build 86:
Design alu_top, start of the top module:
module alu_top(
    input             clk,
    input      [31:0] a_in,
    input      [31:0] b_in,
    input      [3:0]  aluc_in,
    output reg [31:0] r_out,
    output reg        zero_out,
    output reg        overflow_out
    );
Settings: LEC_CHECK=0, CAP_MARGIN=0, CORE_MARGIN=2, CORE_UTILIZATION=72, CTS_CLUSTER_DIAMETER=51, CTS_CLUSTER_SIZE=37, PLACE_DENSITY=0.67, SLEW_MARGIN=20; clock period 5.42 ns.
run.sh (not shown) runs the stock make flow with config.mk's settings and CLKGATE_MAP_FILE=.
STATUS run=build 86 STAGES=ALL_DONE FINAL_CHECKS=FAILED CAUSE=negative setup slack
Relative to build 86, the following input files were edited for build 42:
- changing CAP_MARGIN from 0 to 20
- changing CTS_CLUSTER_SIZE from 37 to 58
==> results <==
- STATUS run=build 42 STAGES=ALL_DONE FINAL_CHECKS=FAILED CAUSE=negative setup slack
- Although build 86 finished all stages, its layout failed final checks on negative setup slack.
- Insertion delay to the later sink of the worst-skew pair: build 42 vs build 86 — no meaningful difference
- Build 86 -> build 42: setup slack delta 0, exact match
- As far as fmax goes, build 86 and build 42 are indistinguishable; the numbers are identical.
- Comparing build 42 against build 86, there is no change at all in starting density of the core.
- From build 86 to build 42, sequential share of layout area did not move at all.
Modified inputs, build 27 compared to build 42
- CTS_CLUSTER_SIZE: 58 -> unset
- PLACE_DENSITY: 0.67 -> 0.37
- CTS_CLUSTER_DIAMETER: 51 -> 52
- the clock period (ns, I/O delays scaled along): 5.42 -> 5.48
--- outcome ---
- Build 27: GRT-0232 in global routing -> run aborted
- ~same XOR/XNOR share of the synthesized area in build 42 and build 27
- Changes observed in build 27 relative to build 42: pre-CTS worst setup slack went up, quantity of I/O buffers inserted on ports shows no meaningful change, compound-gate portion of the synthesized area ~0 delta.
- Build 27: quantity of gates resized following cts higher than build 42
- Of build 42 and build 27, build 42 shows the lower post-CTS setup-driven buffer insertion count, with build 27 above it.
- Build 42 -> build 27: area of the placeable core flat
- NOTE number of placed instances, taps included build 42->build 27 decreased slightly
- Diff build 27..build 42 | yosys stat chip area | unchanged
- Build 42 and build 27 ended up with nearly the same weighted congestion at the end of routability-driven global placement.
### build 27 -> build 13
- changing CTS_CLUSTER_DIAMETER from 52 to 62
- removing PLACE_DENSITY (formerly 0.37)
- changing CORE_UTILIZATION from 72 to 66
- changing the clock period (ns, I/O delays scaled along) from 5.48 to 4.88
Results
Status build 13: flow complete, layout not clean - negative setup slack. Core area (higher): build 13. The cell area after placement number comes out higher for build 13 vs build 27. Area fraction in full adders, half adders and majority gates: build 13 vs build 27 — no meaningful difference. Diff build 13..build 27 | portion of the post-synthesis area used by sequential elements | unchanged. Summary of build 13 over build 27: standard-cell row count shows an increase of 2, xor and xnor area share after synthesis held. When the final numbers for build 13 and build 27 were put side by side, the share of the core filled by cells before placement turned out to be greater in build 27. On synthesized netlist cell count, build 27 tracks build 13 almost exactly. On area of the chip, the lower figure sits with build 27, not build 13. Relative to build 27, minimum setup slack after placement decreased by 0.35 ns in build 13.


== oak ==
alu_top again, from the RTL that the note above started with.
Settings: LEC_CHECK=0, CAP_MARGIN=40, CORE_MARGIN=2, CORE_UTILIZATION=72, CTS_CLUSTER_DIAMETER=51, CTS_CLUSTER_SIZE=23, PLACE_DENSITY=0.67, SLEW_MARGIN=20; clock period 5.42 ns.
What the final checks of oak revealed, after a flow that finished every stage, was a layout that fails on negative setup slack.
## Diff of input files: birch against oak
- CTS_CLUSTER_SIZE: 23 -> 21
- CAP_MARGIN: 40 -> 35
==> comparison <==
In birch the implementation completed, yet the final layout does not meet the checks, the culprit being negative setup slack.
Re global routing usage on met1: no difference whatsoever between birch and oak.
From oak to birch, global-route usage did not move at all.
Diff oak -> birch: portion of the layout cell area used by non-clock buffers neither gained nor lost much; data arrival time of the critical path shows no meaningful change; critical path depth roughly the same.


## exp/juniper
Starting RTL as in the previous note.
Settings: LEC_CHECK=0, CAP_MARGIN=20, CORE_MARGIN=2, CORE_UTILIZATION=71, CTS_CLUSTER_SIZE=15, HOLD_SLACK_MARGIN=-0.1, PLACE_DENSITY_LB_ADDON=0.24, SETUP_SLACK_MARGIN=-0.41, SLEW_MARGIN=20; clock period 4.71 ns.
exp/juniper: aborted in clock tree synthesis (4_1_cts) (tool error)
The following lists how exp/violet was set up differently from exp/juniper:
# exp/juniper
export LEC_CHECK = 0
export CAP_MARGIN = 20
export CORE_MARGIN = 2
export CORE_UTILIZATION = 71
export CTS_CLUSTER_SIZE = 15
export HOLD_SLACK_MARGIN = -0.1
export PLACE_DENSITY_LB_ADDON = 0.24
export SETUP_SLACK_MARGIN = -0.41
export SLEW_MARGIN = 20
create_clock -name core_clock -period 4.71 [get_ports {clk}]
# exp/violet
export LEC_CHECK = 0
export CAP_MARGIN = 20
export CORE_MARGIN = 2
export CORE_UTILIZATION = 72
export PLACE_DENSITY = 0.66
export SLEW_MARGIN = 20
create_clock -name core_clock -period 5.81 [get_ports {clk}]
Results
To summarise exp/violet: no stage aborted, but the layout did not pass its checks, failing on setup timing.
exp/violet vs. exp/juniper: area of placed instances went down by about 14%.
Compared exp/violet against exp/juniper; compound-gate portion of the synthesized area within noise.
exp/violet vs exp/juniper — placed wire-length estimate dropped by more than a quarter
exp/violet vs. exp/juniper: vertical die dimension decreased 0.79 um; die area lower.
Diff exp/violet..exp/juniper | count of library flops with an enable pin | negligible
Compared with exp/juniper, in exp/violet post-synthesis simple-gate area fraction shows no meaningful change; per-instance average area after synthesis shows no meaningful change; pre-placement core utilization shows an increase of 0.59 points; count of standard-cell rows shows no meaningful change.
For exp/willow, these inputs were changed with respect to exp/violet:
# exp/violet
export LEC_CHECK = 0
export CAP_MARGIN = 20
export CORE_MARGIN = 2
export CORE_UTILIZATION = 72
export PLACE_DENSITY = 0.66
export SLEW_MARGIN = 20
create_clock -name core_clock -period 5.81 [get_ports {clk}]
# exp/willow
export LEC_CHECK = 0
export CAP_MARGIN = 20
export CORE_MARGIN = 2
export CORE_UTILIZATION = 72
export CTS_CLUSTER_DIAMETER = 52
export PLACE_DENSITY = 0.4
export SLEW_MARGIN = 20
create_clock -name core_clock -period 5.48 [get_ports {clk}]
--- outcome ---
- No final results exist for exp/willow, since it was stopped by error GRT-0232 during global routing (5_1_grt).
- exp/violet has a lower number of instances resized during post-cts repair than exp/willow.
- exp/willow vs. exp/violet: global placement routability congestion climbed 5.9%; HPWL after detailed placement dropped 420 um; worst setup slack before clock tree synthesis dropped 0.10 ns.
> inputs changed (exp/willow -> exp/delta)
# exp/willow
export LEC_CHECK = 0
export CAP_MARGIN = 20
export CORE_MARGIN = 2
export CORE_UTILIZATION = 72
export CTS_CLUSTER_DIAMETER = 52
export PLACE_DENSITY = 0.4
export SLEW_MARGIN = 20
create_clock -name core_clock -period 5.48 [get_ports {clk}]
# exp/delta
export LEC_CHECK = 0
export CAP_MARGIN = 20
export CORE_MARGIN = 2
export CORE_UTILIZATION = 66
export SLEW_MARGIN = 20
create_clock -name core_clock -period 4.88 [get_ports {clk}]
### Flow results
Layout checks on exp/delta: not met. Flow itself completed; violations: setup timing.
From exp/delta to exp/willow, chip area line of the yosys report did not move at all.
Re synthesized cell count: no difference whatsoever between exp/willow and exp/delta.
exp/delta — vertical die dimension 5.0 um higher, exp/willow as reference
Comparing exp/delta and exp/willow, the higher number of gates resized after cts is on exp/willow.
exp/delta against exp/willow: post-placement cell area increased 12%, weighted congestion reported at the end of routability-driven placement decreased about 4%.
On placed instance count, the lower figure sits with exp/willow, not exp/delta.
Relative to exp/willow, minimum setup slack after placement has decreased by 0.35 ns in exp/delta.
Looking at die area across exp/delta and exp/willow, the one that comes out higher is exp/delta.


alu_top again, from the RTL that the note above started with.
make LEC_CHECK=0 CAP_MARGIN=20 CORE_MARGIN=2 CORE_UTILIZATION=72 CTS_CLUSTER_DIAMETER=41 CTS_CLUSTER_SIZE=41 MIN_ROUTING_LAYER=met1 PLACE_DENSITY=0.66 SLEW_MARGIN=40 TNS_END_PERCENT=50 finish   # period 5.34 ns
The baseline finished but fails on negative setup slack.
Next try:
--- a/flow/config.mk
+++ b/flow/config.mk
@@ -11,3 +11 @@
-export CTS_CLUSTER_DIAMETER = 41
-export CTS_CLUSTER_SIZE = 41
-export MIN_ROUTING_LAYER = met1
+export CTS_CLUSTER_DIAMETER = 62
@@ -15,2 +13 @@
-export SLEW_MARGIN = 40
-export TNS_END_PERCENT = 50
+export SLEW_MARGIN = 20
==> flow/constraint.sdc (replaced) <==
create_clock -name core_clock -period 5.73 [get_ports {clk}]
set_input_delay 1.1460 -clock core_clock [delete_from_list [all_inputs] [get_ports {clk}]]
set_output_delay 1.1460 -clock core_clock [all_outputs]
set_load 0.01 [all_outputs]
What happened: The changed run produced a layout that fails on negative setup slack. Sequential cell count stays the same. Design area falls by 2.7%. Critical path depth falls by 1. Clock power is about the same. Power went down by 7.1%.
Next try:
--- a/flow/config.mk
+++ b/flow/config.mk
@@ -7,0 +8 @@
+export ABC_AREA = 1
@@ -11,2 +12,2 @@
-export CTS_CLUSTER_DIAMETER = 62
-export PLACE_DENSITY = 0.66
+export CTS_CLUSTER_DIAMETER = 105
+export CTS_CLUSTER_SIZE = 72
==> flow/constraint.sdc (replaced) <==
create_clock -name core_clock -period 3.5 [get_ports {clk}]
set_input_delay 0.7000 -clock core_clock [delete_from_list [all_inputs] [get_ports {clk}]]
set_output_delay 0.7000 -clock core_clock [all_outputs]
set_load 0.01 [all_outputs]
Effect: The new run did not get past clock tree synthesis with DPL-0033. Die area goes up by roughly a tenth. Synthesized area climbs by roughly a tenth. Synthesized cell count went up by well over a third.
Next try:
--- a/flow/config.mk
+++ b/flow/config.mk
@@ -8 +7,0 @@
-export ABC_AREA = 1
@@ -11,3 +10,2 @@
-export CORE_UTILIZATION = 72
-export CTS_CLUSTER_DIAMETER = 105
-export CTS_CLUSTER_SIZE = 72
+export CORE_UTILIZATION = 40
+export CTS_CLUSTER_SIZE = 100
@@ -14,0 +13 @@
+export TNS_END_PERCENT = 5
==> flow/constraint.sdc (replaced) <==
create_clock -name core_clock -period 6.0 [get_ports {clk}]
set_input_delay 1.2000 -clock core_clock [delete_from_list [all_inputs] [get_ports {clk}]]
set_output_delay 1.2000 -clock core_clock [all_outputs]
set_load 0.01 [all_outputs]
The changed run completed without violations.
Synthesized cell count drops by 35%.
Die area rises by 58%.
Area after synthesis came out lower by 11%.
Next try:
--- a/flow/config.mk
+++ b/flow/config.mk
@@ -10,2 +10 @@
-export CORE_UTILIZATION = 40
-export CTS_CLUSTER_SIZE = 100
+export CORE_UTILIZATION = 20
@@ -13 +11,0 @@
-export TNS_END_PERCENT = 5
==> flow/constraint.sdc (replaced) <==
create_clock -name core_clock -period 5.73 [get_ports {clk}]
set_input_delay 1.1460 -clock core_clock [delete_from_list [all_inputs] [get_ports {clk}]]
set_output_delay 1.1460 -clock core_clock [all_outputs]
set_load 0.01 [all_outputs]
Clock-buffer cell count went down by 1.
Routed wire length went up by roughly a tenth.
Via count went up slightly.
Power is estimated from default activity; no workload was simulated.
